`design/flow/config.mk`:
```
export PLATFORM = sky130hd
export DESIGN_NAME = Test1
export DESIGN_NICKNAME = Test1
export VERILOG_FILES = /design/flow/design.v
export SDC_FILE = /design/flow/constraint.sdc
export NUM_CORES = 4
export LEC_CHECK = 0
export CAP_MARGIN = 0
export CORE_MARGIN = 2
export CORE_UTILIZATION = 72
export CTS_CLUSTER_DIAMETER = 360
export CTS_CLUSTER_SIZE = 22
export PLACE_DENSITY = 0.65
export SETUP_SLACK_MARGIN = -0.2
export SLEW_MARGIN = 20
```
`design/flow/constraint.sdc`:
```
create_clock -name core_clock -period 7.14 [get_ports {clk}]
set_input_delay 1.4280 -clock core_clock [delete_from_list [all_inputs] [get_ports {clk}]]
set_output_delay 1.4280 -clock core_clock [all_outputs]
set_load 0.01 [all_outputs]
```
`design/flow/design.v`:
```
`timescale 1ns / 1ps
module Module_of_number
#(   
    parameter W_IN = 26,
    parameter W_OUT = 27
) (
    input  wire [W_IN -1:0 ] Input_a,
    input  wire [W_IN -1:0 ] Input_b,
    output wire [W_OUT-1:0 ] Output
);
wire  sign_a ;
wire  sign_b ;    
reg   [W_IN-1:0] module_a; 
reg   [W_IN-1:0] module_b;
assign  sign_a = Input_a[W_IN-1];
assign  sign_b = Input_b[W_IN-1];
always @* begin : async_proc
    case (sign_a)
        1'b0 : module_a =  Input_a;
        1'b1 : module_a = -Input_a;
    endcase
    case (sign_b)
        1'b0 : module_b =  Input_b;
        1'b1 : module_b = -Input_b;
    endcase
end
assign Output  = module_a + module_b;
endmodule
`timescale 1ns / 1ps
module EMA_Module
#(   
    parameter BWIDTH = 13,
    parameter DWIDTH = 27,
    parameter OUTWIDTH = 48   
) (
    input  wire clk,
    input  wire rst,
    input  wire [BWIDTH-1:0     ] Filter_Coefficient,
    input  wire [DWIDTH-1:0     ] Port_Data,
    input  wire                   Valid,
    output wire                   Valid_out_ema,
    output wire [OUTWIDTH-1:0   ] Filter_Out
);
reg        [DWIDTH-1:0]   Data;
reg        [BWIDTH-1:0]   Coeff_2;
reg        [BWIDTH-1:0]   Coeff_1;
reg signed [DWIDTH-1:0]   Pread; 
reg signed [OUTWIDTH-1:0] accum;
reg signed [OUTWIDTH-1:0] c;
reg Valid_1,Valid_2,Valid_3;
wire signed [DWIDTH+6:0] accum_shift ;
wire signed [DWIDTH-1:0] accum_raunding ;
assign accum_shift    = accum[OUTWIDTH-1:14   ];  
assign accum_raunding = accum_shift[DWIDTH-1:0];  
always @(posedge clk) begin
  if (rst) begin
    Data    <= 0;
    Coeff_1 <= 0;
    Coeff_2 <= 0;
    Pread   <= 0;
    accum   <= 0;
    c       <= 0;
    Valid_1 <= 1'b0;
    Valid_2 <= 1'b0;
    Valid_3 <= 1'b0;
  end else begin
    Valid_1 <= Valid;
    if (Valid) begin
        Data    <= Port_Data;
    end
    Coeff_1 <= Filter_Coefficient;
    Valid_2 <= Valid_1;
    Pread   <= $signed({1'b0,Data})  - accum_raunding;  
    Coeff_2 <= Coeff_1;
    if (Valid_2) begin
        accum   <= $signed({{5{1'b0}},Coeff_2}) * Pread + c;
        Valid_3 <= Valid_2;
    end
    if (Valid_3) begin
        c     <= accum;
    end
  end
end
assign Filter_Out = accum;
assign Valid_out_ema  = Valid_2;
endmodule
`timescale 1ns / 1ps
module Error
#(   
    parameter BWIDTH = 13,
    parameter AWIDTH = 27,
    parameter DWIDTH = 8,
    parameter OUTWIDTH = 48   
) (
    input  wire clk,
    input  wire rst,
    input  wire [BWIDTH-1:0     ] Error_Coefficient,
    input  wire [AWIDTH-1:0     ] Port_Data_A,
    input  wire [DWIDTH-1:0     ] R_level,
    input  wire                   Valid,
    output wire                   Valid_out_error,
    output wire [OUTWIDTH-1:0   ] Error_Out
);
reg signed [AWIDTH-1:0]   Data;
reg        [BWIDTH-1:0]   Coeff_2;
reg        [BWIDTH-1:0]   Coeff_1;
reg signed [DWIDTH-1:0]   Pread;
reg        [DWIDTH-1:0]   R_trig; 
reg signed [OUTWIDTH-1:0] accum;
reg signed [OUTWIDTH-1:0] c;
reg Valid_1,Valid_2;
always @(posedge clk) begin
  if (rst) begin
	R_trig  <= 0;
	Valid_1 <= 1'b0;
	Coeff_1 <= 0;
	Data    <= 0;
	Pread   <= 0;
	Valid_2 <= 1'b0;
	Coeff_2 <= 0;
	accum   <= 0;
	c       <= 0;
  end else begin
	R_trig  <= R_level;
	Valid_1 <= Valid;
	Coeff_1 <= Error_Coefficient;
	Data    <= Port_Data_A;
    Pread   <= $signed({1'b0,R_trig})  - Data;
	Valid_2 <= Valid_1;
	Coeff_2 <= Coeff_1;
	if (Valid_2) begin
		accum <= $signed({{5{1'b0}},Coeff_2}) * Pread + c;
	end
	c <= accum;
  end
end
assign Valid_out_error = Valid_2;
assign Error_Out = accum;
endmodule
`timescale 1ns / 1ps
module Test1
    #(   
    parameter W_IN        = 16,
    parameter W_IN_MODULE = 26,
    parameter BWIDTH      = 18,
    parameter FILTERWIDTH = 13,
    parameter AWIDTH      = 30,
    parameter DWIDTH      = 27,
    parameter DFWIDTH     = 18,
    parameter RWIDTH      = 8,
    parameter RFWIDTH     = 6,
    parameter DSPWIDTH    = 48,
    parameter MULTWIDTH   = DWIDTH + W_IN ,
    parameter RZEROS      = DFWIDTH - RFWIDTH,
    parameter W_OUT       = 16
) (
    input  wire clk,
    input  wire rst,
    input  wire [W_IN -1:0  	] s_chans_dataI,
    input  wire [W_IN -1:0  	] s_chans_dataQ,
    input  wire              	  s_chans_valid,
    input  wire [FILTERWIDTH-1:0] Filter_Coefficient,
    input  wire [FILTERWIDTH-1:0] Error_Coefficient,
    input  wire [RWIDTH-1:0     ] R_level,
    output wire              	  Valid_Out,
    output wire [W_IN_MODULE-1:0] OutputI,
    output wire [W_IN_MODULE-1:0] OutputQ
);
wire        [W_IN_MODULE:0] Module_Out;  
wire signed [DSPWIDTH-1:0 ] EMA_Out ;    
wire signed [DWIDTH+6:0   ] EMA_Out_Shift;  
wire signed [DWIDTH-1:0   ] EMA_Out_Round;  
wire        [DWIDTH-1:0   ] R_with_zeros;
wire signed [DSPWIDTH-1:0 ] Error_Out ;
wire signed [DWIDTH+6:0   ] Error_Out_Shift;  
wire signed [DWIDTH-1:0   ] Error_Out_Round;  
wire valid_connection,valid_error,valid_out_error;
reg   [0:0]  Valid_1,Valid_2;
reg  signed [W_IN-1:0       ] received_Qsignal;
reg  signed [W_IN-1:0       ] received_Isignal;
reg  signed [MULTWIDTH-1:0  ] first_Qmult;
reg  signed [MULTWIDTH-1:0  ] first_Imult;
wire signed [W_IN_MODULE-1:0] first_Qmult_round ;
wire signed [W_IN_MODULE-1:0] first_Imult_round ;
wire signed [W_IN-1:0       ] Satureted_real;
wire signed [W_IN-1:0       ] Satureted_imag;
reg  signed [W_IN_MODULE-1:0] Q_out_reg;
reg  signed [W_IN_MODULE-1:0] I_out_reg;
    assign Valid_Out  = valid_out_error;
    assign OutputQ    = Q_out_reg;
    assign OutputI    = I_out_reg;
always @(posedge clk) begin
  if (rst) begin
    received_Isignal <= 0;
    received_Qsignal <= 0;
    first_Imult      <= 0;
    first_Qmult      <= 0;
    Valid_1          <= 1'b0;
    Valid_2          <= 1'b0;
    I_out_reg        <= 0;
    Q_out_reg        <= 0;
  end else begin
    if(s_chans_valid) begin
        received_Isignal <= s_chans_dataI;  
        received_Qsignal <= s_chans_dataQ;  
    end
    first_Imult <= received_Isignal * Error_Out_Round;  
    first_Qmult <= received_Qsignal * Error_Out_Round;  
    Valid_1     <= s_chans_valid;
    Valid_2     <= Valid_1;
    if (Valid_Out)begin
        I_out_reg     <= first_Imult_round;  
        Q_out_reg     <= first_Qmult_round;  
    end
  end
 end
assign EMA_Out_Shift = EMA_Out[DSPWIDTH-1:14];  
assign EMA_Out_Round = EMA_Out_Shift[DWIDTH-1:0];  
assign R_with_zeros = {R_level,{RZEROS{1'b0}}};
assign Error_Out_Shift = Error_Out[DSPWIDTH-1:10];  
assign Error_Out_Round = Error_Out_Shift[DWIDTH-1:0];  
assign first_Imult_round = first_Imult[MULTWIDTH-1:17];  
assign first_Qmult_round = first_Qmult[MULTWIDTH-1:17];  
    Module_of_number #(
        .W_IN(W_IN_MODULE),  
        .W_OUT(W_IN_MODULE+1)  
    ) inst_Module_of_number (
        .Input_a   (first_Imult_round),
        .Input_b   (first_Qmult_round),
        .Output    (Module_Out)
    );
    EMA_Module #(
        .BWIDTH(FILTERWIDTH),  
        .DWIDTH(DWIDTH),  
        .OUTWIDTH(DSPWIDTH) 
    ) inst_EMA_Module (
        .clk  (clk),
        .rst  (rst),
        .Filter_Coefficient (Filter_Coefficient),
        .Port_Data (Module_Out) ,
        .Valid (Valid_2),
        .Valid_out_ema (valid_error),
        .Filter_Out (EMA_Out)
    );
    Error #(
        .BWIDTH(FILTERWIDTH),
        .AWIDTH(DWIDTH),
        .DWIDTH(DWIDTH),
        .OUTWIDTH(DSPWIDTH)
    ) inst_Error (
        .clk               (clk),
        .rst               (rst),
        .Error_Coefficient (Error_Coefficient),
        .Port_Data_A       (EMA_Out_Round),
        .R_level           (R_with_zeros),
        .Valid             (valid_error),
        .Valid_out_error   (valid_out_error),
        .Error_Out         (Error_Out)
    );
endmodule
```
`design/flow/run.sh`:
```
#!/bin/bash
# the make line also repeats each setting of config.mk as NAME=value (left out here)
make -C /OpenROAD-flow-scripts/flow DESIGN_CONFIG=/design/flow/config.mk WORK_HOME=/design/flow/orfs CLKGATE_MAP_FILE= finish
```
==> results of run 1 <==
## routing by layer
metal / GRT usage, % / vias to the layer above
li1: - / 25840
met1: 47.95 / 28820
met2: 64.78 / 2452
met3: 6.220 / 670
met4: 17.58 / 6
met5: 0 / -
## per-stage QoR
stage	cell area, um^2	TNS (ns)	worst slack, ns
2_1_floorplan	74660	-3.241	-0.5339
3_3_place_gp	81660	-16.90	-0.7583
3_5_place_dp	81660	-20.53	-0.8565
4_1_cts	83370	-14.32	-0.8005
5_1_grt	84650	-33.11	-1.239
6_report	84660	-20.37	-0.9653
## area by class of cell
cell class,instances,area (um^2)
diodes,2,5.005
clock buffers,26,629.4
clock inverters,1,20.02
fillers,6387,17380
inverters,1660,6231
multi-input cells,5750,58820
flip-flops and latches,467,9452
well taps,1368,1712
repair buffers,903,7789
## repair_timing
| action | 4_1_cts | 5_1_grt |
|---|---|---|
| pin swaps | 131 | 184 |
| setup endpoints to repair | 37 | 52 |
| gates resized | 209 | 214 |
| buffers inserted | 57 | 55 |
| gates cloned | 1 | 1 |
==> tab_implementation.tex, run 1 <==
% Yosys + OpenROAD metrics
\begin{tabular}{lr}
\hline
Metric & Value \\
\hline
\multicolumn{2}{l}{\textbf{Critical path}} \\
\quad Critical path class & reg2reg \\
\quad Maximum fanout along the worst path & 3 \\
\quad Worst reg2reg endpoint & inst\_Error.accum[35] \\
\quad CP dominant cell by count & fa\_1 \\
\quad Number of cells traversed by the worst register-to-register path & 37 \\
\quad Slowest CP cell & fa\_1 \\
\quad Startpoint class of the critical path & flop \\
\quad CP top delay family & adder cells \\
\quad Endpoint class of the critical path & flop \\
\quad Number of stages on the worst setup path & 37 \\
\quad Startpoint of the worst setup timing path & inst\_Error.Pread[7] \\
\quad Required time of the worst setup path & between 7 and 8 ns \\
\quad Buffers plus inverters on the worst setup path & 6 \\
\quad Data arrival at the endpoint of the critical path & approximately 8.6 ns \\
\quad Longest individual stage delay on the worst path & 0.54 ns \\
\quad Setup slack, reg-to-reg & -0.97 ns \\
\quad Startpoint of the lowest-slack register-to-register path & inst\_Error.Pread[7] \\
\quad Capture point of the worst path & inst\_Error.accum[35] \\
\multicolumn{2}{l}{\textbf{Clocking}} \\
\quad Library cell used as clock root buffer & clkbuf\_16 \\
\quad Clock Pin Slew Worst Setup and Hold Paths & 0.11 ns \\
\quad Count of hold-fix buffers inserted at cts & 0 \\
\quad Clock sink count & 467 \\
\quad Max Buffers Root-to-Sink & 3 \\
\quad Total clock buffers created by CTS & 25 \\
\quad Insertion Delay late pin & 0.64 ns \\
\quad CTS tree & built \\
\quad Number of levels the H-tree was split into & 1 \\
\multicolumn{2}{l}{\textbf{Logic synthesis}} \\
\quad Chip area estimate from yosys synthesis & 74,340 um\^{}2 \\
\quad Count of library flops with an enable pin & 0 \\
\quad Number of cell instances after yosys synthesis & around 8,300 \\
\quad Count of warnings emitted by yosys & 4 \\
\quad Yosys top cell by area & fa\_1 \\
\quad Post-synth design cell area & 74,340 um\^{}2 \\
\quad Sequential element share of the synthesized area & 12.58\% \\
\quad Xor+xnor area frac & 3.918\% \\
\quad Number of cells produced by synthesis & 8,258 \\
\quad Syn Nets & $\sim$10,000 \\
\quad Fraction of synthesized cell area taken by the top area cell type & between 30\% and 40\% \\
\quad Multiplexer share of the synthesized area & 2.573\% \\
\quad Most area-consuming cells after synthesis & fa\_1 39\%, dfxtp\_1 13\%, ha\_1 8.9\%, inv\_1 8.4\%, and2\_1 5.3\% \\
\quad Proportion of synthesized flip-flops having asynchronous set or reset & 0\% \\
\quad Most common library cells after synthesis & 1,660 x inv\_1, 1,455 x fa\_1, 1,019 x nand2\_1 \\
\quad AND/OR/NAND/NOR Cells, Area Fraction & between 10\% and 20\% \\
\quad Average size of a mapped cell & 9.002 um\^{}2 \\
\quad Most popular library cell in the synthesized design by count & inv\_1 \\
\quad Fraction of the mapped netlist area in adder cells & 48.10\% \\
\quad Register bit count reported by yosys & 467 \\
\quad Combinational family with the most area after synthesis & adder cells \\
\quad Commonest register cell after synthesis & dfxtp\_1 \\
\quad Number of distinct library cells after synthesis & 85 \\
\quad AND-OR/OR-AND Cells, Area Fraction & approximately 6.2\% \\
\multicolumn{2}{l}{\textbf{Drt}} \\
\quad Routed length on met2 & 96,220 um \\
\quad Router iterations before antenna repair & 6 \\
\quad WL met3 & 15,930 um \\
\quad Total via count after detailed routing & 57,790 \\
\quad Remaining antenna violation count & 0 \\
\quad Top metal layer carrying routed signals & met5 \\
\quad DRC violation total after the first TritonRoute iteration & around 4,400 \\
\quad Routed length per instance & 19.43 um \\
\quad Final routed DRC violation total & 0 \\
\quad Routed wire length & 197,800 um \\
\quad Length of routed wiring on met1 & around 75,000 um \\
\quad Number of vias per cell & 5.678 \\
\multicolumn{2}{l}{\textbf{Placement}} \\
\quad Inst Count DP & 10,050 \\
\quad Detailed placer's ending HPWL & 160,500 um \\
\quad PortBufs & around 120 \\
\quad Weighted congestion at the end of routability-driven global placement & 0.9696 \\
\multicolumn{2}{l}{\textbf{Floorplanning}} \\
\quad Horizontal extent of the die & 325.3 um \\
\quad Chip area & 105,800 um\^{}2 \\
\quad Placement row count & 117 \\
\quad Core Util at FP & between 70\% and 80\% \\
\quad Core region area & around 100,000 um\^{}2 \\
\quad Die Y-Extent & $\sim$330 um \\
\quad Boundary Pins & 122 \\
\multicolumn{2}{l}{\textbf{Timing}} \\
\quad Shortest clock period the worst path allows after layout & 8.105 ns \\
\quad Slew at the pin closest to its max-slew limit & between 1 and 1.5 ns \\
\quad Max-Slew Margin vs Limit & 24.83\% \\
\quad Number of failing setup endpoints in the final timing report & slightly above 40 \\
\quad Post-route setup slack & -0.9653 ns \\
\quad Final Max Slew Viols & 0 \\
\quad Final count of hold timing violations & 0 \\
\quad Hold slack & 0.4383 ns \\
\quad Clock Skews & 0.02365 ns \\
\quad Setup repair after global routing missed its margin & true \\
\quad Peak clock frequency supported by timing & between 0.1 and 0.15 GHz \\
\quad Share of the cycle needed by the critical path after routing & 113.5\% \\
\multicolumn{2}{l}{\textbf{Outcome}} \\
\quad Run status & complete, but fails checks \\
\quad SO Faults & setup timing \\
\multicolumn{2}{l}{\textbf{GRT}} \\
\quad First-pass GRT wire length & 321,100 um \\
\quad Pin count of the biggest net entering global routing & 147 \\
\quad Via count of the first global-routing pass & 62,820 \\
\quad Initial antenna violation count & 6 \\
\quad Sum of overflow across all layers after global routing & 0 \\
\quad Total GRT Usage & 38.11\% \\
\multicolumn{2}{l}{\textbf{Power}} \\
\quad Largest voltage drop on the vdd net & between 0.2 and 0.25 mV \\
\quad Fraction of power spent switching nets & 41.84\% \\
\quad Clock network power & 1620 uW \\
\quad Total power & between 10,000 and 15,000 uW \\
\quad Switching pwr & 4279 uW \\
\quad Power group with the highest consumption & combinational cells \\
\quad Share of power burned in combinational logic & between 50\% and 60\% \\
\quad Share of total power in sequential cells & 29.0\% \\
\quad Internal power component & 5948 uW \\
\quad PD cells & around 120 nW/um\^{}2 \\
\quad Seq. pwr & 2960 uW \\
\quad Leakage power of the design & 0.03964 uW \\
\quad Power consumed by combinational cells & 5640 uW \\
\quad Clock power frac & 15.9\% \\
\multicolumn{2}{l}{\textbf{Min path}} \\
\quad Origin of the worst min-delay path & inst\_EMA\_Module.Coeff\_1[5] \\
\quad Worst Hold Endpoint & inst\_EMA\_Module.Coeff\_2[5] \\
\quad Hold Crit Class & reg2reg \\
\quad Number of cells on the worst hold path & 1 \\
\multicolumn{2}{l}{\textbf{Finish}} \\
\quad Final Non-Filler Cells & roughly 10,000 \\
\quad Post-route core utilization & around 83\% \\
\quad Number of nets in the layout & 10,860 \\
\quad Synth-to-Final Area Change & 13.88\% \\
\multicolumn{2}{l}{\textbf{Job}} \\
\quad Number of warnings in the stage logs & 44 \\
\quad Maximum capacitance violations & 0 \\
\hline
\end{tabular}
==> inputs of run 2 (changes only) <==
- ABC_AREA: unset -> 0
- CORE_ASPECT_RATIO: unset -> 1.02
- CORE_UTILIZATION: 72 -> 63
- CTS_CLUSTER_DIAMETER: 360 -> unset
- CTS_CLUSTER_SIZE: 22 -> unset
- MIN_ROUTING_LAYER: unset -> met1
- PLACE_DENSITY: 0.65 -> unset
- PLACE_DENSITY_LB_ADDON: unset -> 0.11
- SETUP_SLACK_MARGIN: -0.2 -> unset
- SLEW_MARGIN: 20 -> 10
- clock period: 7.14 -> 7.79 ns (I/O delays scaled with it)
==> run 2 against run 1 <==
Net effect:
- still fails the layout checks on setup timing
- via count down 1.2%
- routed wire length up 0.57%
- die size up 14%
- maximum frequency up 0.12%
- global-route usage down 4.2 points
- first-iteration DRC count down 13%
- synthesized area unchanged
- cell count up 1.0%
- hold slack worse by 0.039 ns
- sequential cell count unchanged
- cell area about the same
- critical path type unchanged
==> tab_implementation.tex, run 2 <==
% Yosys + OpenROAD metrics
\begin{tabular}{lr}
\hline
Metric & Value \\
\hline
\multicolumn{2}{l}{\textbf{GRT}} \\
\quad Pin count of the biggest net entering global routing & 131 (was 147) \\
\quad First-pass GRT wire length & 320,100 um (was 321,100 um) \\
\quad Via count of the first global-routing pass & 60,360 (was 62,820) \\
\quad Total GRT Usage & 33.91\% (was 38.11\%) \\
\quad Initial antenna violation count & 3 (was 6) \\
\quad Sum of overflow across all layers after global routing & 0 (unchanged) \\
\multicolumn{2}{l}{\textbf{Logic synthesis}} \\
\quad Commonest register cell after synthesis & dfxtp\_1 (unchanged) \\
\quad Fraction of the mapped netlist area in adder cells & 48.10\% (unchanged) \\
\quad Average size of a mapped cell & 9.002 um\^{}2 (unchanged) \\
\quad Post-synth design cell area & 74,340 um\^{}2 (unchanged) \\
\quad Proportion of synthesized flip-flops having asynchronous set or reset & 0\% (unchanged) \\
\quad Sequential element share of the synthesized area & 12.58\% (unchanged) \\
\quad Number of cell instances after yosys synthesis & 8,258 (unchanged) \\
\quad Multiplexer share of the synthesized area & 2.573\% (unchanged) \\
\quad Chip area estimate from yosys synthesis & 74,340 um\^{}2 (unchanged) \\
\quad Fraction of synthesized cell area taken by the top area cell type & 39.18\% (unchanged) \\
\quad Count of warnings emitted by yosys & 4 (unchanged) \\
\quad Most area-consuming cells after synthesis & fa\_1 39\%, dfxtp\_1 13\%, ha\_1 8.9\%, inv\_1 8.4\%, and2\_1 5.3\% (unchanged) \\
\quad Register bit count reported by yosys & 467 (unchanged) \\
\quad Most common library cells after synthesis & 1,660 x inv\_1, 1,455 x fa\_1, 1,019 x nand2\_1 (unchanged) \\
\quad Count of library flops with an enable pin & 0 (unchanged) \\
\quad Yosys top cell by area & fa\_1 (unchanged) \\
\quad Combinational family with the most area after synthesis & adder cells (unchanged) \\
\quad Most popular library cell in the synthesized design by count & inv\_1 (unchanged) \\
\quad Number of cells produced by synthesis & 8,258 (unchanged) \\
\quad Xor+xnor area frac & 3.918\% (unchanged) \\
\quad Number of distinct library cells after synthesis & 85 (unchanged) \\
\quad Syn Nets & 10,310 (unchanged) \\
\quad AND/OR/NAND/NOR Cells, Area Fraction & 16.28\% (unchanged) \\
\quad AND-OR/OR-AND Cells, Area Fraction & 6.244\% (unchanged) \\
\multicolumn{2}{l}{\textbf{Critical path}} \\
\quad Startpoint class of the critical path & flop (unchanged) \\
\quad Data arrival at the endpoint of the critical path & 8.64 ns (was 8.62 ns) \\
\quad CP dominant cell by count & fa\_1 (unchanged) \\
\quad Slowest CP cell & fa\_1 (unchanged) \\
\quad Capture point of the worst path & inst\_Error.accum[35] (unchanged) \\
\quad CP top delay family & adder cells (unchanged) \\
\quad Startpoint of the lowest-slack register-to-register path & inst\_Error.Coeff\_2[2] (was inst\_Error.Pread[7]) \\
\quad Number of cells traversed by the worst register-to-register path & 38 (was 37) \\
\quad Critical path class & reg2reg (unchanged) \\
\quad Setup slack, reg-to-reg & -0.31 ns (was -0.97 ns) \\
\quad Buffers plus inverters on the worst setup path & 6 (unchanged) \\
\quad Longest individual stage delay on the worst path & 0.57 ns (was 0.54 ns) \\
\quad Worst reg2reg endpoint & inst\_Error.accum[35] (unchanged) \\
\quad Startpoint of the worst setup timing path & inst\_Error.Coeff\_2[2] (was inst\_Error.Pread[7]) \\
\quad Endpoint class of the critical path & flop (unchanged) \\
\quad Number of stages on the worst setup path & 38 (was 37) \\
\quad Required time of the worst setup path & 8.34 ns (was 7.65 ns) \\
\quad Maximum fanout along the worst path & 3 (unchanged) \\
\multicolumn{2}{l}{\textbf{Power}} \\
\quad Leakage power of the design & 0.03935 uW (was 0.03964 uW) \\
\quad Clock power frac & 26.5\% (was 15.9\%) \\
\quad Power consumed by combinational cells & 5060 uW (was 5640 uW) \\
\quad Power group with the highest consumption & combinational cells (unchanged) \\
\quad Fraction of power spent switching nets & 39.76\% (was 41.84\%) \\
\quad Share of power burned in combinational logic & 47.7\% (was 55.1\%) \\
\quad Largest voltage drop on the vdd net & 0.2072 mV (was 0.2168 mV) \\
\quad Internal power component & 6394 uW (was 5948 uW) \\
\quad Total power & 10,610 uW (was 10,230 uW) \\
\quad Clock network power & 2810 uW (was 1620 uW) \\
\quad Share of total power in sequential cells & 25.8\% (was 29.0\%) \\
\quad Switching pwr & 4220 uW (was 4279 uW) \\
\quad PD cells & 125.4 nW/um\^{}2 (was 120.8 nW/um\^{}2) \\
\quad Seq. pwr & 2740 uW (was 2960 uW) \\
\multicolumn{2}{l}{\textbf{Clocking}} \\
\quad Total clock buffers created by CTS & 57 (was 25) \\
\quad Number of levels the H-tree was split into & 2 (was 1) \\
\quad CTS tree & built (unchanged) \\
\quad Count of hold-fix buffers inserted at cts & 0 (unchanged) \\
\quad Clock Pin Slew Worst Setup and Hold Paths & 0.07 ns (was 0.11 ns) \\
\quad Max Buffers Root-to-Sink & 3 (unchanged) \\
\quad Clock sink count & 467 (unchanged) \\
\quad Insertion Delay late pin & 0.71 ns (was 0.64 ns) \\
\quad Library cell used as clock root buffer & clkbuf\_16 (unchanged) \\
\multicolumn{2}{l}{\textbf{Finish}} \\
\quad Synth-to-Final Area Change & 13.83\% (was 13.88\%) \\
\quad Combinational gate area & 58,440 um\^{}2 (was 58,820 um\^{}2) \\
\quad Number of nets in the layout & 10,740 (was 10,860) \\
\quad Register area & 9433 um\^{}2 (was 9452 um\^{}2) \\
\quad Filler instances & 8,845 (was 6,387) \\
\multicolumn{2}{l}{\textbf{Drt}} \\
\quad Router iterations before antenna repair & 5 (was 6) \\
\quad Remaining antenna violation count & 0 (unchanged) \\
\quad Total via count after detailed routing & 57,090 (was 57,790) \\
\quad Routed wire length & 198,900 um (was 197,800 um) \\
\quad DRC violation total after the first TritonRoute iteration & 3,790 (was 4,377) \\
\quad Final routed DRC violation total & 0 (unchanged) \\
\quad Number of vias per cell & 5.553 (was 5.678) \\
\quad Routed length per instance & 19.35 um (was 19.43 um) \\
\multicolumn{2}{l}{\textbf{Timing}} \\
\quad Post-route setup slack & -0.3056 ns (was -0.9653 ns) \\
\quad Total negative slack & -1.073 ns (was -20.37 ns) \\
\quad Max-Slew Margin vs Limit & 23.85\% (was 24.83\%) \\
\quad Clock Skews & 0.05687 ns (was 0.02365 ns) \\
\quad Hold slack & 0.3996 ns (was 0.4383 ns) \\
\quad Setup repair after global routing missed its margin & true (unchanged) \\
\quad Share of the cycle needed by the critical path after routing & 103.9\% (was 113.5\%) \\
\quad Peak clock frequency supported by timing & 0.1235 GHz (was 0.1234 GHz) \\
\quad Shortest clock period the worst path allows after layout & 8.096 ns (was 8.105 ns) \\
\quad Final Max Slew Viols & 0 (unchanged) \\
\quad Number of failing setup endpoints in the final timing report & 9 (was 41) \\
\quad Slew at the pin closest to its max-slew limit & 1.141 ns (was 1.128 ns) \\
\quad Final count of hold timing violations & 0 (unchanged) \\
\multicolumn{2}{l}{\textbf{Placement}} \\
\quad PortBufs & 121 (unchanged) \\
\quad Weighted congestion at the end of routability-driven global placement & 0.9437 (was 0.9696) \\
\quad Detailed placer's ending HPWL & 159,100 um (was 160,500 um) \\
\multicolumn{2}{l}{\textbf{Outcome}} \\
\quad Run status & complete, but fails checks (unchanged) \\
\quad SO Faults & setup timing (unchanged) \\
\multicolumn{2}{l}{\textbf{Job}} \\
\quad Maximum capacitance violations & 0 (unchanged) \\
\quad Number of warnings in the stage logs & 41 (was 44) \\
\multicolumn{2}{l}{\textbf{Floorplanning}} \\
\quad Core Util at FP & 63.39\% (was 72.86\%) \\
\quad Die Y-Extent & 350.9 um (was 325.3 um) \\
\quad Horizontal extent of the die & 344.1 um (was 325.3 um) \\
\quad Chip area & 120,800 um\^{}2 (was 105,800 um\^{}2) \\
\quad Boundary Pins & 122 (unchanged) \\
\quad Placement row count & 127 (was 117) \\
\quad Core region area & 117,300 um\^{}2 (was 102,000 um\^{}2) \\
\multicolumn{2}{l}{\textbf{Min path}} \\
\quad Worst Hold Endpoint & Valid\_2 (was inst\_EMA\_Module.Coeff\_2[5]) \\
\quad Origin of the worst min-delay path & Valid\_1 (was inst\_EMA\_Module.Coeff\_1[5]) \\
\quad Hold Crit Class & reg2reg (unchanged) \\
\quad Number of cells on the worst hold path & 1 (unchanged) \\
\hline
\end{tabular}
==> run 2: what timing repair did <==
item | in CTS | in global routing
gates cloned | 2 | 0
hold endpoints to repair | 0 | 0
pin swaps | 112 | 157
buffers inserted | 45 | 36
setup endpoints to repair | 26 | 40
gates resized | 152 | 171
==> run 2: stage by stage <==
step                      worst slack, ns  cell area (um^2)  instances  util, %
after global placement            -0.3566             80700      10100    68.82
final                             -0.3056             84620      10280    72.16
after global routing              -0.7204             84620      10280    72.16
after CTS                         -0.1703             83570      10250    71.26
after detailed placement          -0.5228             80700      10100    68.82
after floorplan                  0.002454             74360       8258        -
==> run 2: metal layers <==
metal | GRT usage (%) | wire (um)
met1 | 44.42 | 79520
met2 | 56.96 | 96840
met3 | 4.680 | 13290
met4 | 13.90 | 9203
met5 | 0 | 41
==> run 2: cell type report <==
cell class              instances  area share [%]
clock inverters                34          0.4524
well taps                    1548           2.289
multi-input cells            5750           69.06
inverters                    1660           7.363
repair buffers                748           7.847
diodes                          2        0.005914
clock buffers                  72           1.835
flip-flops and latches        467           11.15
==> inputs of run 3 (changes only) <==
- ABC_AREA: 0 -> unset
- CAP_MARGIN: 0 -> 20
- CORE_ASPECT_RATIO: 1.02 -> unset
- CORE_UTILIZATION: 63 -> 33
- MIN_ROUTING_LAYER: met1 -> unset
- PLACE_DENSITY_LB_ADDON: 0.11 -> unset
- SLEW_MARGIN: 10 -> 20
- clock period: 7.79 -> 13.7 ns (I/O delays scaled with it)
==> run 3 against run 2 <==
Net effect:
- the run now finishes clean
- synthesized cell count unchanged
- register-to-register slack better by 4.9 ns
- critical path type unchanged
- clock-buffer cell count is 7 higher
- utilization decreased by 36 points
- worst setup slack improved by 4.9 ns
- sequential share of layout area increased by 0.46 points
- hold slack better by 0.037 ns
- maximum frequency fell by 11%
==> tab_implementation.tex, run 3 <==
% Yosys + OpenROAD metrics
\begin{tabular}{lr}
\hline
Metric & Value \\
\hline
\multicolumn{2}{l}{\textbf{Critical path}} \\
\quad Required time of the worst setup path & 14.26 ns (was 8.34 ns) \\
\quad Longest individual stage delay on the worst path & 0.56 ns (was 0.57 ns) \\
\quad Slowest CP cell & dfxtp\_1 (was fa\_1) \\
\quad Buffers plus inverters on the worst setup path & 6 (unchanged) \\
\quad Number of cells traversed by the worst register-to-register path & 34 (was 38) \\
\quad Critical path class & reg2reg (unchanged) \\
\quad Data arrival at the endpoint of the critical path & 9.71 ns (was 8.64 ns) \\
\quad Startpoint of the worst setup timing path & inst\_Error.Coeff\_2[2] (unchanged) \\
\quad Number of stages on the worst setup path & 34 (was 38) \\
\quad CP top delay family & adder cells (unchanged) \\
\quad Endpoint class of the critical path & flop (unchanged) \\
\quad Maximum fanout along the worst path & 27 (was 3) \\
\quad Capture point of the worst path & inst\_Error.accum[35] (unchanged) \\
\quad Worst reg2reg endpoint & inst\_Error.accum[35] (unchanged) \\
\quad Startpoint of the lowest-slack register-to-register path & inst\_Error.Coeff\_2[2] (unchanged) \\
\quad Setup slack, reg-to-reg & 4.55 ns (was -0.31 ns) \\
\quad Startpoint class of the critical path & flop (unchanged) \\
\multicolumn{2}{l}{\textbf{Power}} \\
\quad PD cells & 68.51 nW/um\^{}2 (was 125.4 nW/um\^{}2) \\
\quad Share of power burned in combinational logic & 37.9\% (was 47.7\%) \\
\quad Clock power frac & 32.0\% (was 26.5\%) \\
\quad Power group with the highest consumption & combinational cells (unchanged) \\
\quad Largest voltage drop on the vdd net & 0.1221 mV (was 0.2072 mV) \\
\quad Clock network power & 1770 uW (was 2810 uW) \\
\quad Leakage power of the design & 0.03635 uW (was 0.03935 uW) \\
\quad Share of total power in sequential cells & 30.1\% (was 25.8\%) \\
\quad Seq. pwr & 1660 uW (was 2740 uW) \\
\quad Internal power component & 3346 uW (was 6394 uW) \\
\quad Fraction of power spent switching nets & 39.46\% (was 39.76\%) \\
\quad Switching pwr & 2181 uW (was 4220 uW) \\
\quad Power consumed by combinational cells & 2100 uW (was 5060 uW) \\
\multicolumn{2}{l}{\textbf{Logic synthesis}} \\
\quad Most popular library cell in the synthesized design by count & inv\_1 (unchanged) \\
\quad Fraction of synthesized cell area taken by the top area cell type & 39.18\% (unchanged) \\
\quad Number of distinct library cells after synthesis & 85 (unchanged) \\
\quad Yosys top cell by area & fa\_1 (unchanged) \\
\quad Fraction of the mapped netlist area in adder cells & 48.10\% (unchanged) \\
\quad AND/OR/NAND/NOR Cells, Area Fraction & 16.28\% (unchanged) \\
\quad Average size of a mapped cell & 9.002 um\^{}2 (unchanged) \\
\quad Chip area estimate from yosys synthesis & 74,340 um\^{}2 (unchanged) \\
\quad Xor+xnor area frac & 3.918\% (unchanged) \\
\quad Count of warnings emitted by yosys & 4 (unchanged) \\
\quad AND-OR/OR-AND Cells, Area Fraction & 6.244\% (unchanged) \\
\quad Commonest register cell after synthesis & dfxtp\_1 (unchanged) \\
\quad Number of cell instances after yosys synthesis & 8,258 (unchanged) \\
\quad Sequential element share of the synthesized area & 12.58\% (unchanged) \\
\quad Most area-consuming cells after synthesis & fa\_1 39\%, dfxtp\_1 13\%, ha\_1 8.9\%, inv\_1 8.4\%, and2\_1 5.3\% (unchanged) \\
\quad Register bit count reported by yosys & 467 (unchanged) \\
\quad Proportion of synthesized flip-flops having asynchronous set or reset & 0\% (unchanged) \\
\quad Multiplexer share of the synthesized area & 2.573\% (unchanged) \\
\quad Number of cells produced by synthesis & 8,258 (unchanged) \\
\quad Post-synth design cell area & 74,340 um\^{}2 (unchanged) \\
\quad Syn Nets & 10,310 (unchanged) \\
\quad Count of library flops with an enable pin & 0 (unchanged) \\
\quad Combinational family with the most area after synthesis & adder cells (unchanged) \\
\quad Most common library cells after synthesis & 1,660 x inv\_1, 1,455 x fa\_1, 1,019 x nand2\_1 (unchanged) \\
\multicolumn{2}{l}{\textbf{Timing}} \\
\quad Clock Skews & 0.02637 ns (was 0.05687 ns) \\
\quad Shortest clock period the worst path allows after layout & 9.147 ns (was 8.096 ns) \\
\quad Max-Slew Margin vs Limit & 25.23\% (was 23.85\%) \\
\quad Number of failing setup endpoints in the final timing report & 0 (was 9) \\
\quad Setup repair after global routing missed its margin & false (was true) \\
\quad Final Max Slew Viols & 0 (unchanged) \\
\quad Total negative slack & 0 ns (was -1.073 ns) \\
\quad Slew at the pin closest to its max-slew limit & 1.120 ns (was 1.141 ns) \\
\quad Peak clock frequency supported by timing & 0.1093 GHz (was 0.1235 GHz) \\
\quad Post-route setup slack & 4.553 ns (was -0.3056 ns) \\
\quad Final count of hold timing violations & 0 (unchanged) \\
\quad Share of the cycle needed by the critical path after routing & 66.77\% (was 103.9\%) \\
\multicolumn{2}{l}{\textbf{Placement}} \\
\quad Weighted congestion at the end of routability-driven global placement & 0.8813 (was 0.9437) \\
\quad Post-placement worst setup slack & 4.462 ns (was -0.5228 ns) \\
\quad PortBufs & 121 (unchanged) \\
\quad Detailed placer's ending HPWL & 154,900 um (was 159,100 um) \\
\multicolumn{2}{l}{\textbf{Floorplanning}} \\
\quad Horizontal extent of the die & 478.6 um (was 344.1 um) \\
\quad Chip area & 229,100 um\^{}2 (was 120,800 um\^{}2) \\
\quad Placement row count & 174 (was 127) \\
\quad Core Util at FP & 33.12\% (was 63.39\%) \\
\quad Die Y-Extent & 478.6 um (was 350.9 um) \\
\quad Core region area & 224,500 um\^{}2 (was 117,300 um\^{}2) \\
\quad Boundary Pins & 122 (unchanged) \\
\multicolumn{2}{l}{\textbf{Clocking}} \\
\quad Library cell used as clock root buffer & clkbuf\_16 (unchanged) \\
\quad Number of levels the H-tree was split into & 2 (unchanged) \\
\quad CTS tree & built (unchanged) \\
\quad Insertion Delay late pin & 0.70 ns (was 0.71 ns) \\
\quad CTS-repair resized insts & 0 (was 152) \\
\quad Number of buffers inserted by post-CTS setup repair & 0 (was 45) \\
\quad Max Buffers Root-to-Sink & 3 (unchanged) \\
\quad Total clock buffers created by CTS & 61 (was 57) \\
\quad Clock sink count & 467 (unchanged) \\
\quad Clock Pin Slew Worst Setup and Hold Paths & 0.06 ns (was 0.07 ns) \\
\quad Count of hold-fix buffers inserted at cts & 0 (unchanged) \\
\multicolumn{2}{l}{\textbf{Min path}} \\
\quad Worst Hold Endpoint & inst\_EMA\_Module.Valid\_2 (was Valid\_2) \\
\quad Origin of the worst min-delay path & inst\_EMA\_Module.Valid\_1 (was Valid\_1) \\
\quad Number of cells on the worst hold path & 1 (unchanged) \\
\quad Hold Crit Class & reg2reg (unchanged) \\
\multicolumn{2}{l}{\textbf{GRT}} \\
\quad Pin count of the biggest net entering global routing & 150 (was 131) \\
\quad First-pass GRT wire length & 320,900 um (was 320,100 um) \\
\quad Via count of the first global-routing pass & 57,800 (was 60,360) \\
\quad Sum of overflow across all layers after global routing & 0 (unchanged) \\
\quad Total GRT Usage & 17.52\% (was 33.91\%) \\
\quad Initial antenna violation count & 4 (was 3) \\
\multicolumn{2}{l}{\textbf{Job}} \\
\quad Maximum capacitance violations & 0 (unchanged) \\
\quad Number of warnings in the stage logs & 37 (was 41) \\
\multicolumn{2}{l}{\textbf{Finish}} \\
\quad Synth-to-Final Area Change & 8.527\% (was 13.83\%) \\
\quad Number of nets in the layout & 10,190 (was 10,740) \\
\multicolumn{2}{l}{\textbf{Drt}} \\
\quad Remaining antenna violation count & 0 (unchanged) \\
\quad Routed length per instance & 17.57 um (was 19.35 um) \\
\quad Number of vias per cell & 4.758 (was 5.553) \\
\quad DRC violation total after the first TritonRoute iteration & 2,763 (was 3,790) \\
\quad Router iterations before antenna repair & 8 (was 5) \\
\quad Final routed DRC violation total & 0 (unchanged) \\
\quad Routed wire length & 196,400 um (was 198,900 um) \\
\quad Total via count after detailed routing & 53,200 (was 57,090) \\
\multicolumn{2}{l}{\textbf{Outcome}} \\
\quad Run status & complete, no violations (was complete, but fails checks) \\
\hline
\end{tabular}
run 3: area by class of cell:
type,count,area (um^2)
clock inverters,37,514.2
diodes,1,2.502
multi-input cells,5750,57330
repair buffers,195,1779
fillers,22690,143800
clock buffers,79,1714
flip-flops and latches,467,9366
inverters,1660,6231
well taps,2992,3744
run 3: through the flow:
step           hold WS (ns)  instances  power (uW)  util (%)  instance area (um^2)
6_report             0.4363      11180        5527     35.94                 80680
3_5_place_dp         0.4210      11060        3751     34.95                 78440
3_3_place_gp         0.4205      11060        3739     34.94                 78440
4_1_cts              0.4364      11180        5596     35.94                 80670
5_1_grt              0.4458      11180        5915     35.94                 80680
2_1_floorplan        0.4138       8258        3132         -                 74340
run 3: metal layers:
| layer | wire (um) | track usage (%) |
|---|---|---|
| met1 | 85250 | 22.98 |
| met2 | 95620 | 30.26 |
| met3 | 9300 | 1.844 |
| met4 | 6228 | 5.423 |
| met5 | 0 | 0 |
==> inputs of run 4 (changes only) <==
- CAP_MARGIN: 20 -> 40
- CORE_UTILIZATION: 33 -> 72
- CTS_CLUSTER_DIAMETER: unset -> 100
- CTS_CLUSTER_SIZE: unset -> 13
- GPL_ROUTABILITY_DRIVEN: unset -> 1
- MAX_ROUTING_LAYER: unset -> met5
- MIN_ROUTING_LAYER: unset -> met1
- PLACE_DENSITY_LB_ADDON: unset -> 0.28
- TNS_END_PERCENT: unset -> 100
- clock period: 13.7 -> 7.18 ns (I/O delays scaled with it)
==> run 4 against run 3 <==
Net effect:
- the layout now fails its checks (setup timing)
- global-route usage is 22 points higher
- cell count is 9.0% lower
- sequential power is about 80% higher
- non-clock buffer count is 664 higher
- clock-buffer cell count is 27 lower
- sequential cell count stayed put
- combinational power went up to 2.6 times the previous value
- critical endpoint unchanged
- largest power group unchanged
==> tab_implementation.tex, run 4 <==
% Yosys + OpenROAD metrics
\begin{tabular}{lr}
\hline
Metric & Value \\
\hline
\multicolumn{2}{l}{\textbf{Floorplanning}} \\
\quad Boundary Pins & 122 (unchanged) \\
\quad Core Util at FP & 72.86\% (was 33.12\%) \\
\quad Placement row count & 117 (was 174) \\
\quad Chip area & 105,800 um\^{}2 (was 229,100 um\^{}2) \\
\quad Horizontal extent of the die & 325.3 um (was 478.6 um) \\
\quad Die Y-Extent & 325.3 um (was 478.6 um) \\
\quad Core region area & 102,000 um\^{}2 (was 224,500 um\^{}2) \\
\multicolumn{2}{l}{\textbf{Logic synthesis}} \\
\quad Proportion of synthesized flip-flops having asynchronous set or reset & 0\% (unchanged) \\
\quad Most common library cells after synthesis & 1,660 x inv\_1, 1,455 x fa\_1, 1,019 x nand2\_1 (unchanged) \\
\quad Syn Nets & 10,310 (unchanged) \\
\quad Register bit count reported by yosys & 467 (unchanged) \\
\quad Yosys top cell by area & fa\_1 (unchanged) \\
\quad Most popular library cell in the synthesized design by count & inv\_1 (unchanged) \\
\quad Average size of a mapped cell & 9.002 um\^{}2 (unchanged) \\
\quad Count of library flops with an enable pin & 0 (unchanged) \\
\quad Post-synth design cell area & 74,340 um\^{}2 (unchanged) \\
\quad Sequential element share of the synthesized area & 12.58\% (unchanged) \\
\quad Combinational family with the most area after synthesis & adder cells (unchanged) \\
\quad Commonest register cell after synthesis & dfxtp\_1 (unchanged) \\
\quad Number of cells produced by synthesis & 8,258 (unchanged) \\
\quad Count of warnings emitted by yosys & 4 (unchanged) \\
\quad Chip area estimate from yosys synthesis & 74,340 um\^{}2 (unchanged) \\
\quad Number of cell instances after yosys synthesis & 8,258 (unchanged) \\
\quad Most area-consuming cells after synthesis & fa\_1 39\%, dfxtp\_1 13\%, ha\_1 8.9\%, inv\_1 8.4\%, and2\_1 5.3\% (unchanged) \\
\quad Fraction of the mapped netlist area in adder cells & 48.10\% (unchanged) \\
\quad AND/OR/NAND/NOR Cells, Area Fraction & 16.28\% (unchanged) \\
\quad Number of distinct library cells after synthesis & 85 (unchanged) \\
\quad Fraction of synthesized cell area taken by the top area cell type & 39.18\% (unchanged) \\
\quad AND-OR/OR-AND Cells, Area Fraction & 6.244\% (unchanged) \\
\quad Xor+xnor area frac & 3.918\% (unchanged) \\
\quad Multiplexer share of the synthesized area & 2.573\% (unchanged) \\
\multicolumn{2}{l}{\textbf{Clocking}} \\
\quad Insertion Delay late pin & 0.66 ns (was 0.70 ns) \\
\quad Total clock buffers created by CTS & 47 (was 61) \\
\quad Library cell used as clock root buffer & clkbuf\_16 (unchanged) \\
\quad Max Buffers Root-to-Sink & 3 (unchanged) \\
\quad CTS tree & built (unchanged) \\
\quad Clock Pin Slew Worst Setup and Hold Paths & 0.07 ns (was 0.06 ns) \\
\quad Number of levels the H-tree was split into & 2 (unchanged) \\
\quad Clock sink count & 467 (unchanged) \\
\multicolumn{2}{l}{\textbf{Placement}} \\
\quad PortBufs & 121 (unchanged) \\
\quad Placed standard-cell area & 81,610 um\^{}2 (was 78,440 um\^{}2) \\
\quad Detailed placer's ending HPWL & 160,700 um (was 154,900 um) \\
\quad Weighted congestion at the end of routability-driven global placement & 0.9586 (was 0.8813) \\
\multicolumn{2}{l}{\textbf{Drt}} \\
\quad Routed wire length & 210,700 um (was 196,400 um) \\
\quad Remaining antenna violation count & 0 (unchanged) \\
\quad Routed length per instance & 20.71 um (was 17.57 um) \\
\quad Total via count after detailed routing & 59,860 (was 53,200) \\
\quad Length of routed wiring on met1 & 76,060 um (was 85,250 um) \\
\quad Router iterations before antenna repair & 6 (was 8) \\
\quad DRC violation total after the first TritonRoute iteration & 5,506 (was 2,763) \\
\quad Number of vias per cell & 5.886 (was 4.758) \\
\quad Final routed DRC violation total & 0 (unchanged) \\
\quad Top metal layer carrying routed signals & met5 (was met4) \\
\quad Routed length on met2 & 100,100 um (was 95,620 um) \\
\quad WL met3 & 20,190 um (was 9300 um) \\
\multicolumn{2}{l}{\textbf{GRT}} \\
\quad Total GRT Usage & 39.88\% (was 17.52\%) \\
\quad First-pass GRT wire length & 333,600 um (was 320,900 um) \\
\quad Initial antenna violation count & 10 (was 4) \\
\quad Sum of overflow across all layers after global routing & 0 (unchanged) \\
\quad Via count of the first global-routing pass & 64,610 (was 57,800) \\
\quad Pin count of the biggest net entering global routing & 180 (was 150) \\
\multicolumn{2}{l}{\textbf{Critical path}} \\
\quad Buffers plus inverters on the worst setup path & 6 (unchanged) \\
\quad Startpoint class of the critical path & flop (unchanged) \\
\quad Setup slack, reg-to-reg & -1.02 ns (was 4.55 ns) \\
\quad Number of cells traversed by the worst register-to-register path & 37 (was 34) \\
\quad Maximum fanout along the worst path & 3 (was 27) \\
\quad Required time of the worst setup path & 7.70 ns (was 14.26 ns) \\
\quad Startpoint of the worst setup timing path & inst\_Error.Coeff\_2[2] (unchanged) \\
\quad CP top delay family & adder cells (unchanged) \\
\quad Capture point of the worst path & inst\_Error.accum[35] (unchanged) \\
\quad Critical path class & reg2reg (unchanged) \\
\quad Data arrival at the endpoint of the critical path & 8.72 ns (was 9.71 ns) \\
\quad Number of stages on the worst setup path & 37 (was 34) \\
\quad Longest individual stage delay on the worst path & 0.54 ns (was 0.56 ns) \\
\quad Slowest CP cell & fa\_1 (was dfxtp\_1) \\
\quad Startpoint of the lowest-slack register-to-register path & inst\_Error.Coeff\_2[2] (unchanged) \\
\quad CP dominant cell by count & fa\_1 \\
\quad Endpoint class of the critical path & flop (unchanged) \\
\quad Worst reg2reg endpoint & inst\_Error.accum[35] (unchanged) \\
\multicolumn{2}{l}{\textbf{Finish}} \\
\quad Filler instances & 5,807 (was 22,690) \\
\quad Post-route core utilization & 83.49\% (was 35.94\%) \\
\quad Number of nets in the layout & 10,840 (was 10,190) \\
\quad Register area & 9443 um\^{}2 (was 9366 um\^{}2) \\
\quad Combinational gate area & 58,760 um\^{}2 (was 57,330 um\^{}2) \\
\quad Finished Cell Area & 85,190 um\^{}2 (was 80,680 um\^{}2) \\
\quad Synth-to-Final Area Change & 14.60\% (was 8.527\%) \\
\multicolumn{2}{l}{\textbf{Timing}} \\
\quad Max-Slew Margin vs Limit & 38.15\% (was 25.23\%) \\
\quad Clock Skews & 0.02611 ns (was 0.02637 ns) \\
\quad Final count of hold timing violations & 0 (unchanged) \\
\quad Peak clock frequency supported by timing & 0.1219 GHz (was 0.1093 GHz) \\
\quad Setup repair after global routing missed its margin & true (was false) \\
\quad Slew at the pin closest to its max-slew limit & 0.9266 ns (was 1.120 ns) \\
\quad Shortest clock period the worst path allows after layout & 8.202 ns (was 9.147 ns) \\
\quad Post-route setup slack & -1.022 ns (was 4.553 ns) \\
\quad Number of failing setup endpoints in the final timing report & 41 (was 0) \\
\quad Final Max Slew Viols & 0 (unchanged) \\
\quad Share of the cycle needed by the critical path after routing & 114.2\% (was 66.77\%) \\
\multicolumn{2}{l}{\textbf{Outcome}} \\
\quad Run status & complete, but fails checks (was complete, no violations) \\
\quad SO Faults & setup timing \\
\multicolumn{2}{l}{\textbf{Power}} \\
\quad PD cells & 128.5 nW/um\^{}2 (was 68.51 nW/um\^{}2) \\
\quad Internal power component & 6430 uW (was 3346 uW) \\
\quad Fraction of power spent switching nets & 41.29\% (was 39.46\%) \\
\quad Largest voltage drop on the vdd net & 0.2547 mV (was 0.1221 mV) \\
\quad Share of total power in sequential cells & 27.2\% (was 30.1\%) \\
\quad Clock network power & 2410 uW (was 1770 uW) \\
\quad Switching pwr & 4521 uW (was 2181 uW) \\
\quad Power group with the highest consumption & combinational cells (unchanged) \\
\quad Power consumed by combinational cells & 5560 uW (was 2100 uW) \\
\quad Clock power frac & 22.0\% (was 32.0\%) \\
\quad Leakage power of the design & 0.03979 uW (was 0.03635 uW) \\
\quad Share of power burned in combinational logic & 50.8\% (was 37.9\%) \\
\quad Seq. pwr & 2980 uW (was 1660 uW) \\
\multicolumn{2}{l}{\textbf{Min path}} \\
\quad Number of cells on the worst hold path & 1 (unchanged) \\
\quad Origin of the worst min-delay path & inst\_Error.Coeff\_1[10] (was inst\_EMA\_Module.Valid\_1) \\
\quad Worst Hold Endpoint & inst\_Error.Coeff\_2[10] (was inst\_EMA\_Module.Valid\_2) \\
\quad Hold Crit Class & reg2reg (unchanged) \\
\multicolumn{2}{l}{\textbf{Job}} \\
\quad Maximum capacitance violations & 0 (unchanged) \\
\quad Number of warnings in the stage logs & 42 (was 37) \\
\hline
\end{tabular}
run 4: layout make-up:
type | count | area share [%]
diodes | 2 | 0.005875
clock buffers | 52 | 1.426
clock inverters | 12 | 0.1557
inverters | 1660 | 7.317
multi-input cells | 5750 | 68.97
flip-flops and latches | 467 | 11.08
well taps | 1368 | 2.009
repair buffers | 859 | 9.031
run 4: what timing repair did:
| action | 4_1_cts | 5_1_grt |
|---|---|---|
| hold buffers | 0 | 0 |
| buffers inserted | 84 | 40 |
| gates resized | 188 | 191 |
| cloned | 1 | 1 |
| pin swaps | 150 | 154 |
| endpoints found under the setup margin | 41 | 62 |
run 4: per-layer routing:
layer	track usage (%)	vias up
met2	65.47	3322
met4	21.31	8
met3	7.318	986
li1	-	25830
met5	0	-
met1	50.50	29720
run 4: through the flow:
| stage | hold slack, ns | total power, uW | cells | worst slack [ns] | setup TNS, ns |
|---|---|---|---|---|---|
| finish | 0.4351 | 10950 | 10170 | -1.022 | -25.94 |
| floorplan | 0.4137 | 6050 | 8258 | -0.4927 | -2.219 |
| CTS | 0.4374 | 10540 | 10140 | -0.8134 | -15.69 |
| global route | 0.4476 | 11530 | 10170 | -1.338 | -36.78 |
| detailed placement | 0.4227 | 7938 | 10010 | -0.9033 | -19.05 |
| global placement | 0.4168 | 7744 | 10010 | -0.7701 | -13.75 |
==> inputs of run 5 (changes only) <==
- CAP_MARGIN: 40 -> 20
- CELL_PAD_IN_SITES_DETAIL_PLACEMENT: unset -> 2
- CELL_PAD_IN_SITES_GLOBAL_PLACEMENT: unset -> 3
- CORE_UTILIZATION: 72 -> 59
- CTS_CLUSTER_DIAMETER: 100 -> unset
- CTS_CLUSTER_SIZE: 13 -> 66
- GPL_ROUTABILITY_DRIVEN: 1 -> unset
- MAX_ROUTING_LAYER: met5 -> unset
- MIN_ROUTING_LAYER: met1 -> unset
- PLACE_DENSITY_LB_ADDON: 0.28 -> 0.05
- TNS_END_PERCENT: 100 -> unset
- clock period: 7.18 -> 6.63 ns (I/O delays scaled with it)
==> run 5 against run 4 <==
Net effect:
- the flow now stops in global placement without I/O (3_1_place_gp_skip_io)
- synthesized cell count unchanged
- synthesized area unchanged
- die size increased by 22%
==> tab_implementation.tex, run 5 <==
% Generated from flow reports
\begin{tabular}{lr}
\hline
Metric & Value \\
\hline
\multicolumn{2}{l}{\textbf{Logic synthesis}} \\
\quad Number of cells produced by synthesis & 8,258 (unchanged) \\
\quad Proportion of synthesized flip-flops having asynchronous set or reset & 0\% (unchanged) \\
\quad Number of distinct library cells after synthesis & 85 (unchanged) \\
\quad Number of cell instances after yosys synthesis & 8,258 (unchanged) \\
\quad Combinational family with the most area after synthesis & adder cells (unchanged) \\
\quad Most common library cells after synthesis & 1,660 x inv\_1, 1,455 x fa\_1, 1,019 x nand2\_1 (unchanged) \\
\quad Commonest register cell after synthesis & dfxtp\_1 (unchanged) \\
\quad Syn Nets & 10,310 (unchanged) \\
\quad Fraction of the mapped netlist area in adder cells & 48.10\% (unchanged) \\
\quad Multiplexer share of the synthesized area & 2.573\% (unchanged) \\
\quad Count of warnings emitted by yosys & 4 (unchanged) \\
\quad Most popular library cell in the synthesized design by count & inv\_1 (unchanged) \\
\quad Most area-consuming cells after synthesis & fa\_1 39\%, dfxtp\_1 13\%, ha\_1 8.9\%, inv\_1 8.4\%, and2\_1 5.3\% (unchanged) \\
\quad Average size of a mapped cell & 9.002 um\^{}2 (unchanged) \\
\quad Chip area estimate from yosys synthesis & 74,340 um\^{}2 (unchanged) \\
\quad Fraction of synthesized cell area taken by the top area cell type & 39.18\% (unchanged) \\
\quad AND-OR/OR-AND Cells, Area Fraction & 6.244\% (unchanged) \\
\quad Post-synth design cell area & 74,340 um\^{}2 (unchanged) \\
\quad Register bit count reported by yosys & 467 (unchanged) \\
\quad Sequential element share of the synthesized area & 12.58\% (unchanged) \\
\quad Yosys top cell by area & fa\_1 (unchanged) \\
\quad Xor+xnor area frac & 3.918\% (unchanged) \\
\quad AND/OR/NAND/NOR Cells, Area Fraction & 16.28\% (unchanged) \\
\quad Count of library flops with an enable pin & 0 (unchanged) \\
\multicolumn{2}{l}{\textbf{Outcome}} \\
\quad Run status & stopped before the end (was complete, but fails checks) \\
\quad Stopping stage & global placement without I/O (3\_1\_place\_gp\_skip\_io) \\
\quad Tool error message & [ERROR FLW-0024] Place density exceeds 1.0 (current PLACE\_DENSITY\_LB\_ADDON =  0.05). Please check if the value of  PLACE\_DENSITY\_LB\_ADDON is between 0 and 0.99. \\
\multicolumn{2}{l}{\textbf{Floorplanning}} \\
\quad Chip area & 128,900 um\^{}2 (was 105,800 um\^{}2) \\
\quad Core region area & 125,400 um\^{}2 (was 102,000 um\^{}2) \\
\quad Core Util at FP & 59.28\% (was 72.86\%) \\
\quad Horizontal extent of the die & 359.0 um (was 325.3 um) \\
\quad Placement row count & 130 (was 117) \\
\quad Die Y-Extent & 359.0 um (was 325.3 um) \\
\hline
\end{tabular}
==> inputs of run 6 (changes only) <==
- ABC_AREA: unset -> 1
- CELL_PAD_IN_SITES_DETAIL_PLACEMENT: 2 -> unset
- CELL_PAD_IN_SITES_GLOBAL_PLACEMENT: 3 -> unset
- CORE_UTILIZATION: 59 -> 72
- CTS_CLUSTER_DIAMETER: unset -> 100
- CTS_CLUSTER_SIZE: 66 -> unset
- GPL_ROUTABILITY_DRIVEN: unset -> 1
- MAX_ROUTING_LAYER: unset -> met5
- MIN_ROUTING_LAYER: unset -> met1
- PLACE_DENSITY_LB_ADDON: 0.05 -> 0.28
- TNS_END_PERCENT: unset -> 100
- clock period: 6.63 -> 7.17 ns (I/O delays scaled with it)
==> run 6 against run 5 <==
Net effect:
- the run fails in global routing (5_1_grt)
- synthesized area rose by 9.3%
- synthesized cell count rose by 33%
- die size fell by 10%
==> tab_implementation.tex, run 6 <==
% Generated from flow reports
\begin{tabular}{lr}
\hline
Metric & Value \\
\hline
\multicolumn{2}{l}{\textbf{Logic synthesis}} \\
\quad Xor+xnor area frac & 2.004\% (was 3.918\%) \\
\quad Most common library cells after synthesis & 2,954 x inv\_1, 2,499 x nand2\_1, 1,455 x fa\_1 (was 1,660 x inv\_1, 1,455 x fa\_1, 1,019 x nand2\_1) \\
\quad Register bit count reported by yosys & 467 (unchanged) \\
\quad Most area-consuming cells after synthesis & fa\_1 36\%, inv\_1 14\%, nand2\_1 12\%, dfxtp\_1 12\%, ha\_1 8.2\% (was fa\_1 39\%, dfxtp\_1 13\%, ha\_1 8.9\%, inv\_1 8.4\%, and2\_1 5.3\%) \\
\quad Number of cell instances after yosys synthesis & 11,010 (was 8,258) \\
\quad Count of library flops with an enable pin & 0 (unchanged) \\
\quad Multiplexer share of the synthesized area & 0\% (was 2.573\%) \\
\quad Number of distinct library cells after synthesis & 74 (was 85) \\
\quad AND/OR/NAND/NOR Cells, Area Fraction & 18.47\% (was 16.28\%) \\
\quad Sequential element share of the synthesized area & 11.50\% (was 12.58\%) \\
\quad Commonest register cell after synthesis & dfxtp\_1 (unchanged) \\
\quad AND-OR/OR-AND Cells, Area Fraction & 8.407\% (was 6.244\%) \\
\quad Yosys top cell by area & fa\_1 (unchanged) \\
\quad Proportion of synthesized flip-flops having asynchronous set or reset & 0\% (unchanged) \\
\quad Average size of a mapped cell & 7.386 um\^{}2 (was 9.002 um\^{}2) \\
\quad Combinational family with the most area after synthesis & adder cells (unchanged) \\
\quad Post-synth design cell area & 81,280 um\^{}2 (was 74,340 um\^{}2) \\
\quad Number of cells produced by synthesis & 11,010 (was 8,258) \\
\quad Most popular library cell in the synthesized design by count & inv\_1 (unchanged) \\
\quad Count of warnings emitted by yosys & 4 (unchanged) \\
\quad Syn Nets & 13,060 (was 10,310) \\
\quad Fraction of synthesized cell area taken by the top area cell type & 35.84\% (was 39.18\%) \\
\quad Fraction of the mapped netlist area in adder cells & 44.00\% (was 48.10\%) \\
\quad Chip area estimate from yosys synthesis & 81,280 um\^{}2 (was 74,340 um\^{}2) \\
\multicolumn{2}{l}{\textbf{Clocking}} \\
\quad Total clock buffers created by CTS & 55 \\
\quad Clock sink count & 467 \\
\quad Count of hold-fix buffers inserted at cts & 0 \\
\quad Number of levels the H-tree was split into & 2 \\
\quad Library cell used as clock root buffer & clkbuf\_16 \\
\quad Max Buffers Root-to-Sink & 3 \\
\multicolumn{2}{l}{\textbf{Outcome}} \\
\quad Run status & stopped before the end (unchanged) \\
\quad Stopping stage & global routing (5\_1\_grt) (was global placement without I/O (3\_1\_place\_gp\_skip\_io)) \\
\quad Tool error message & [ERROR GRT-0232] Routing congestion too high. Check the congestion heatmap in the GUI. (was [ERROR FLW-0024] Place density exceeds 1.0 (current PLACE\_DENSITY\_LB\_ADDON =  0.05). Please check if the value of  PLACE\_DENSITY\_LB\_ADDON is between 0 and 0.99.) \\
\multicolumn{2}{l}{\textbf{Floorplanning}} \\
\quad Core region area & 112,200 um\^{}2 (was 125,400 um\^{}2) \\
\quad Core Util at FP & 72.45\% (was 59.28\%) \\
\quad Placement row count & 123 (was 130) \\
\quad Chip area & 115,600 um\^{}2 (was 128,900 um\^{}2) \\
\quad Boundary Pins & 122 \\
\quad Die Y-Extent & 340.0 um (was 359.0 um) \\
\quad Horizontal extent of the die & 340.0 um (was 359.0 um) \\
\multicolumn{2}{l}{\textbf{GRT}} \\
\quad Total GRT Usage & 65.24\% \\
\quad Sum of overflow across all layers after global routing & around 48 \\
\multicolumn{2}{l}{\textbf{Placement}} \\
\quad PortBufs & between 100 and 150 \\
\quad Placed standard-cell area & 87,430 um\^{}2 \\
\quad Detailed placer's ending HPWL & 224,100 um \\
\quad Weighted congestion at the end of routability-driven global placement & roughly 1.1 \\
\hline
\end{tabular}
==> run 6: metrics by stage <==
| step | worst slack, ns | std cells | utilization, % | power [uW] | TNS [ns] |
|---|---|---|---|---|---|
| detailed placement | -0.5176 | 12760 | 77.93 | 8273 | -4.450 |
| CTS | -0.04769 | 12900 | 80.59 | 11650 | -0.1603 |
| floorplan | 0.3288 | 11010 | - | 5979 | 0 |
| global placement | -0.4469 | 12760 | 77.93 | 8096 | -1.974 |
==> run 6: per-layer routing <==
| layer | GRT usage [%] | overflow |
|---|---|---|
| met3 | 43.41 | 7 |
| met4 | 59.55 | 14 |
| met1 | 66.42 | 1 |
| met2 | 87.81 | 26 |
| met5 | 20.26 | 0 |
==> run 6: timing repair <==
action	4_1_cts
resized	152
pin swaps	51
endpoints found under the setup margin	35
cloned	5
buffers inserted	29
==> inputs of run 7 (changes only) <==
- ABC_AREA: 1 -> unset
- CAP_MARGIN: 20 -> 40
- CTS_CLUSTER_SIZE: unset -> 13
- PLACE_DENSITY_LB_ADDON: 0.28 -> 0.04
- SETUP_SLACK_MARGIN: unset -> 2.19
- clock period: 7.17 -> 7.54 ns (I/O delays scaled with it)
==> run 7 against run 6 <==
Net effect:
- the layout now fails its checks (setup timing)
- die size decreased by 8.4%
- synthesized area decreased by 8.5%
- synthesized cell count decreased by 25%
==> tab_implementation.tex, run 7 <==
% Yosys + OpenROAD metrics
\begin{tabular}{lr}
\hline
Metric & Value \\
\hline
\multicolumn{2}{l}{\textbf{Outcome}} \\
\quad Run status & complete, but fails checks (was stopped before the end) \\
\quad SO Faults & setup timing \\
\multicolumn{2}{l}{\textbf{Min path}} \\
\quad Origin of the worst min-delay path & inst\_EMA\_Module.Coeff\_1[10] \\
\quad Number of cells on the worst hold path & 1 \\
\quad Worst Hold Endpoint & inst\_EMA\_Module.Coeff\_2[10] \\
\multicolumn{2}{l}{\textbf{Logic synthesis}} \\
\quad Most popular library cell in the synthesized design by count & inv\_1 (unchanged) \\
\quad Register bit count reported by yosys & 467 (unchanged) \\
\quad Most area-consuming cells after synthesis & fa\_1 39\%, dfxtp\_1 13\%, ha\_1 8.9\%, inv\_1 8.4\%, and2\_1 5.3\% (was fa\_1 36\%, inv\_1 14\%, nand2\_1 12\%, dfxtp\_1 12\%, ha\_1 8.2\%) \\
\quad Multiplexer share of the synthesized area & 2.573\% (was 0\%) \\
\quad Count of warnings emitted by yosys & 4 (unchanged) \\
\quad Average size of a mapped cell & 9.002 um\^{}2 (was 7.386 um\^{}2) \\
\quad Fraction of synthesized cell area taken by the top area cell type & 39.18\% (was 35.84\%) \\
\quad Syn Nets & 10,310 (was 13,060) \\
\multicolumn{2}{l}{\textbf{Drt}} \\
\quad Number of vias per cell & 5.780 \\
\quad DRC violation total after the first TritonRoute iteration & 3,760 \\
\quad Total via count after detailed routing & roughly 60,000 \\
\quad Routed length per instance & 20.45 um \\
\quad Final routed DRC violation total & 0 \\
\quad Remaining antenna violation count & 0 \\
\multicolumn{2}{l}{\textbf{Critical path}} \\
\quad Required time of the worst setup path & roughly 8.1 ns \\
\quad Worst reg2reg endpoint & inst\_Error.accum[36] \\
\quad Maximum fanout along the worst path & 12 \\
\quad CP dominant cell by count & fa\_1 \\
\quad Number of stages on the worst setup path & 34 \\
\quad Startpoint class of the critical path & flop \\
\quad Setup slack, reg-to-reg & -0.35 ns \\
\quad Endpoint class of the critical path & flop \\
\quad Buffers plus inverters on the worst setup path & 6 \\
\quad Critical path class & reg2reg \\
\quad Capture point of the worst path & inst\_Error.accum[36] \\
\multicolumn{2}{l}{\textbf{Placement}} \\
\quad PortBufs & 121 (unchanged) \\
\quad Post-placement worst setup slack & -0.5009 ns (was -0.5176 ns) \\
\multicolumn{2}{l}{\textbf{Power}} \\
\quad Leakage power of the design & 0.04015 uW \\
\quad Fraction of power spent switching nets & 40.40\% \\
\quad Switching pwr & 4226 uW \\
\multicolumn{2}{l}{\textbf{Floorplanning}} \\
\quad Core Util at FP & 72.86\% (was 72.45\%) \\
\quad Placement row count & 117 (was 123) \\
\quad Chip area & 105,800 um\^{}2 (was 115,600 um\^{}2) \\
\multicolumn{2}{l}{\textbf{GRT}} \\
\quad Initial antenna violation count & 7 \\
\multicolumn{2}{l}{\textbf{Timing}} \\
\quad Number of failing setup endpoints in the final timing report & 27 \\
\quad Peak clock frequency supported by timing & 0.1267 GHz \\
\quad Post-route setup slack & -0.3516 ns \\
\quad Final count of hold timing violations & 0 \\
\quad Clock Skews & 0.02578 ns \\
\multicolumn{2}{l}{\textbf{Clocking}} \\
\quad Total clock buffers created by CTS & 46 (was 55) \\
\quad Library cell used as clock root buffer & clkbuf\_16 (unchanged) \\
\quad Clock sink count & 467 (unchanged) \\
\quad CTS tree & built \\
\multicolumn{2}{l}{\textbf{Finish}} \\
\quad Synth-to-Final Area Change & 16.49\% \\
\hline
\end{tabular}
## run 7: layout make-up
type / instances / area [um^2] / share of cell area [%]
sequential: 467 / 9530 / 11.01
clock buffer: 52 / 1204 / 1.390
multi-input combinational: 5750 / 59820 / 69.08
antenna: 6 / 15.01 / 0.01734
clock inverter: 13 / 235.2 / 0.2716
timing repair buffer: 848 / 7849 / 9.063
tap: 1368 / 1712 / 1.977
inverter: 1660 / 6231 / 7.195
## run 7: what timing repair did
| action | CTS | global route |
|---|---|---|
| endpoints found under the setup margin | 115 | 116 |
| pin swaps | 260 | 180 |
| setup buffers | 112 | 46 |
| resized | 423 | 196 |
| gates cloned | 10 | 1 |
## run 7: metrics by stage
stage | util (%) | power (uW)
final | 84.87 | 10460
after global routing | 84.86 | 11050
after CTS | 83.53 | 10200
after detailed placement | 79.35 | 7511
after global placement | 79.30 | 7372
after floorplan | - | 5806
## run 7: routing by layer
| layer | vias to the layer above | routed length (um) | global-route usage (%) |
|---|---|---|---|
| li1 | 25830 | - | - |
| met1 | 29460 | 74580 | 47.45 |
| met2 | 2619 | 102000 | 67.19 |
| met3 | 843 | 18150 | 8.561 |
| met4 | 4 | 13140 | 21.27 |
| met5 | - | 27 | 0 |
No activity file was given, so power comes from the tool's default toggle rates.
